## job 767
// ELA
module ELA(clk, rst, ready, in_data, data_rd, req, wen, addr, data_wr, done);
	input				clk;
	input				rst;
	input				ready;
	input		[7:0]	in_data;
	input		[7:0]	data_rd;
	output reg			req;
	output reg			wen;
	output reg	[12:0]	addr;
	output reg	[7:0]	data_wr;
	output reg			done;
localparam IDLE = 3'd0, LOAD = 3'd1, OUT_PINK = 3'd2, OUT_BLUE = 3'd3, FINISH = 3'd4;
reg [2:0] state, next_state;
reg [5:0] count_row;
reg [6:0] count_column;
reg [7:0] U [0:127];	 
reg [7:0] L [0:127];	 
reg [7:0] D1, D2, D3;
integer i;
wire last_col = (count_column == 7'd127);
wire shift_in = (state == LOAD) || (state == OUT_PINK && !last_col);
wire rotate   = (state == OUT_BLUE);
function [7:0] avg;
	input [7:0] a, b;
	reg [8:0] s;
	begin
		s = {1'b0, a} + {1'b0, b};
		avg = s[8:1];
	end
endfunction
function [7:0] absd;
	input [7:0] a, b;
	begin
		absd = (a >= b) ? a - b : b - a;
	end
endfunction
always @(*) begin
	next_state = state;
	case(state)
		IDLE:     if(ready) next_state = LOAD;
		LOAD:     next_state = OUT_PINK;
		OUT_PINK: if(last_col) next_state = (count_row < 6'd2) ? LOAD : OUT_BLUE;
		OUT_BLUE: if(last_col) next_state = (count_row == 6'd32) ? FINISH : LOAD;
		default:  next_state = state;
	endcase
end
always @(posedge clk or posedge rst) begin
	if(rst) begin
		state <= IDLE;
		count_row <= 6'd0;
		count_column <= 7'd0;
	end
	else begin
		state <= next_state;
		if(state == LOAD)
			count_row <= count_row + 6'd1;
		if(state == OUT_PINK || state == OUT_BLUE)
			count_column <= count_column + 7'd1;
		else
			count_column <= 7'd0;
	end
end
always @(posedge clk) begin
	if(shift_in || rotate) begin
		for(i = 0; i < 127; i = i + 1) begin
			U[i] <= U[i + 1];
			L[i] <= L[i + 1];
		end
		U[127] <= rotate ? U[0] : L[0];
		L[127] <= rotate ? L[0] : in_data;
	end
	if(rotate) begin
		D1 <= absd(U[0], L[2]);
		D2 <= absd(U[1], L[1]);
		D3 <= absd(U[2], L[0]);
	end
end
reg [7:0] x, y, a, b, m, blue;
always @(*) begin
	x = U[0];
	y = L[0];
	if((D2 <= D1) && (D2 <= D3)) begin
		a = U[0]; b = L[0];
	end
	else if((D1 <= D2) && (D1 <= D3)) begin
		a = U[127]; b = L[1];
	end
	else begin
  ...
For scale: ~2100 flip-flops.
Settings: LEC_CHECK=0, CAP_MARGIN=40, CELL_PAD_IN_SITES_DETAIL_PLACEMENT=1, CORE_MARGIN=2, CORE_UTILIZATION=40, MAX_ROUTING_LAYER=met4, MIN_ROUTING_LAYER=met2, SETUP_SLACK_MARGIN=-0.37, SLEW_MARGIN=25; clock period 8.5 ns.
run.sh (not shown) runs the stock make flow with config.mk's settings and CLKGATE_MAP_FILE=.
Job 767 -> stages 100% | layout checks FAIL | setup timing
Changes in job 4814 relative to job 767:
Settings: MAX_ROUTING_LAYER no longer set, was met4; SLEW_MARGIN now 20, was 25; PLACE_DENSITY_LB_ADDON now 0.0, previously not set; CORE_UTILIZATION now 72, was 40; SETUP_SLACK_MARGIN no longer set, was -0.37; CELL_PAD_IN_SITES_DETAIL_PLACEMENT no longer set, was 1; CAP_MARGIN now 20, was 40; MIN_ROUTING_LAYER no longer set, was met2; the clock period (ns, I/O delays scaled along) now 7.22, was 8.5.
Delta (job 4814 minus job 767): critical path depth went up by 2, count of inserted antenna diode cells decreased 4, placer's final routability congestion estimate rose by about 0.35%, clock latency at the later pin of the worst-skew pair fell by 0.02 ns, utilization of the core after routing picked up an extra 36 points. Job 4814 vs. job 767: power in sequential cells went up by 18%, sum of internal, switching and leakage power went up by 3.6 mW. Job 4814 ran in full, but the layout does not pass; the checks complain about setup timing. Job 767 ended up with sky130_fd_sc_hd__clkdlybuf4s50_1 as its cell type of the slowest stage on the worst timing path; job 4814 ended up with sky130_fd_sc_hd__edfxtp_1.
Changes in job 8203 relative to job 4814:
Settings: removing PLACE_DENSITY_LB_ADDON (formerly 0.0); changing CORE_UTILIZATION from 72 to 40; changing the clock period (ns, I/O delays scaled along) from 7.22 to 8.28.
Findings:
- Job 8203 closes out successfully: all stages finished, all timing, DRC and antenna checks passed.
- Relative to job 4814, the worst endpoint data arrival time of job 8203 is lower by 0.28 ns.
- Looking at fraction of power consumed by sequential logic, job 8203 sits above job 4814.
- Changes observed in job 8203 relative to job 4814: utilization of the core after routing saw a decrease, post-detailed-placement half-perimeter wirelength saw a decrease, cell area after layout saw an increase, die size saw an increase.
- Measured against each other, job 4814 and job 8203 differ in layout overhead on the synthesized area, the higher figure coming from job 8203.
- Number of clock-tree buffers in the layout in job 8203 is 5 above job 4814.
Modified inputs, job 8582 compared to job 8203
Settings: setting CTS_CLUSTER_SIZE to 17 for the first time; setting SETUP_SLACK_MARGIN to 1.37 for the first time; changing CORE_UTILIZATION from 40 to 70; changing the clock period (ns, I/O delays scaled along) from 8.28 to 4.61.
Results
For job 8582, the flow was terminated by a tool error in global routing (5_1_grt) and produced no final design.
Summary — post-CTS setup buffer count, job 8582 relative to job 8203: higher, by 63.
Per the comparison of job 8582 with job 8203, multiplexer fraction of the synthesized cell area flat; y dimension of the die lost about 24%; die area fell 43%.
Input-level comparison between job 8472 and job 8582:
Settings: an added GPL_ROUTABILITY_DRIVEN of 0; an added CORE_ASPECT_RATIO of 1.78; an added PLACE_DENSITY_LB_ADDON of 0.08; an added GPL_TIMING_DRIVEN of 1; a change of CTS_CLUSTER_SIZE from 17 to 97; an added ABC_AREA of 0; a change of SETUP_SLACK_MARGIN from 1.37 to 1.35; a change of the clock period (ns, I/O delays scaled along) from 4.61 to 4.6.
[summary]
Job 8472: flow complete, layout not clean; failing: setup timing
Reported for job 8582 and job 8472, quantity of I/O buffers inserted on ports turned out identical to the last digit.
[compare] base=job 8582 new=job 8472: placed wire-length estimate after detailed placement shrank by 20%, number of buffers added by the clock tree synthesis step shrank by 20, area after detailed placement held steady.
Die span in x ends up higher on job 8582.
Looking at count of cells resized by post-cts repair, job 8472 sits 12% lower than job 8582 does.
| standard cell core area | lower: job 8582 |
Comparing job 8472 against job 8582, there is no change at all in synthesized cell count.
Job 8472 vs. job 8582: height of the chip rose about 33%, core utilization at floorplan shows a reduction of 0.55 points, overall chip area level.
[inputs] job 8236 vs job 8472
Settings: swapping 1.35 for 1.34 in SETUP_SLACK_MARGIN; clearing CORE_ASPECT_RATIO, which used to be 1.78; swapping 0.08 for 0.0 in PLACE_DENSITY_LB_ADDON; clearing CTS_CLUSTER_SIZE, which used to be 97; swapping 70 for 72 in CORE_UTILIZATION; clearing GPL_ROUTABILITY_DRIVEN, which used to be 0; clearing ABC_AREA, which used to be 0; clearing GPL_TIMING_DRIVEN, which used to be 1.
--- outcome ---
- Flow for job 8236 halted at global routing (5_1_grt), error code DPL-0033.
- Where area of the core is concerned, job 8472 is outperformed by job 8236.
- From job 8472 to job 8236, synthesized chip area reported by yosys did not move at all.
- Changes observed in job 8236 relative to job 8472: post-synth net total shows no meaningful change; horizontal die dimension shows an increase of about 30%; area of the die shows a reduction of about 3%; buffer count from post-CTS setup fixing shows an increase of about 15%; placement-stage worst setup slack shows an increase of 0.090 ns.
No activity file was given, so power comes from the tool's default toggle rates.
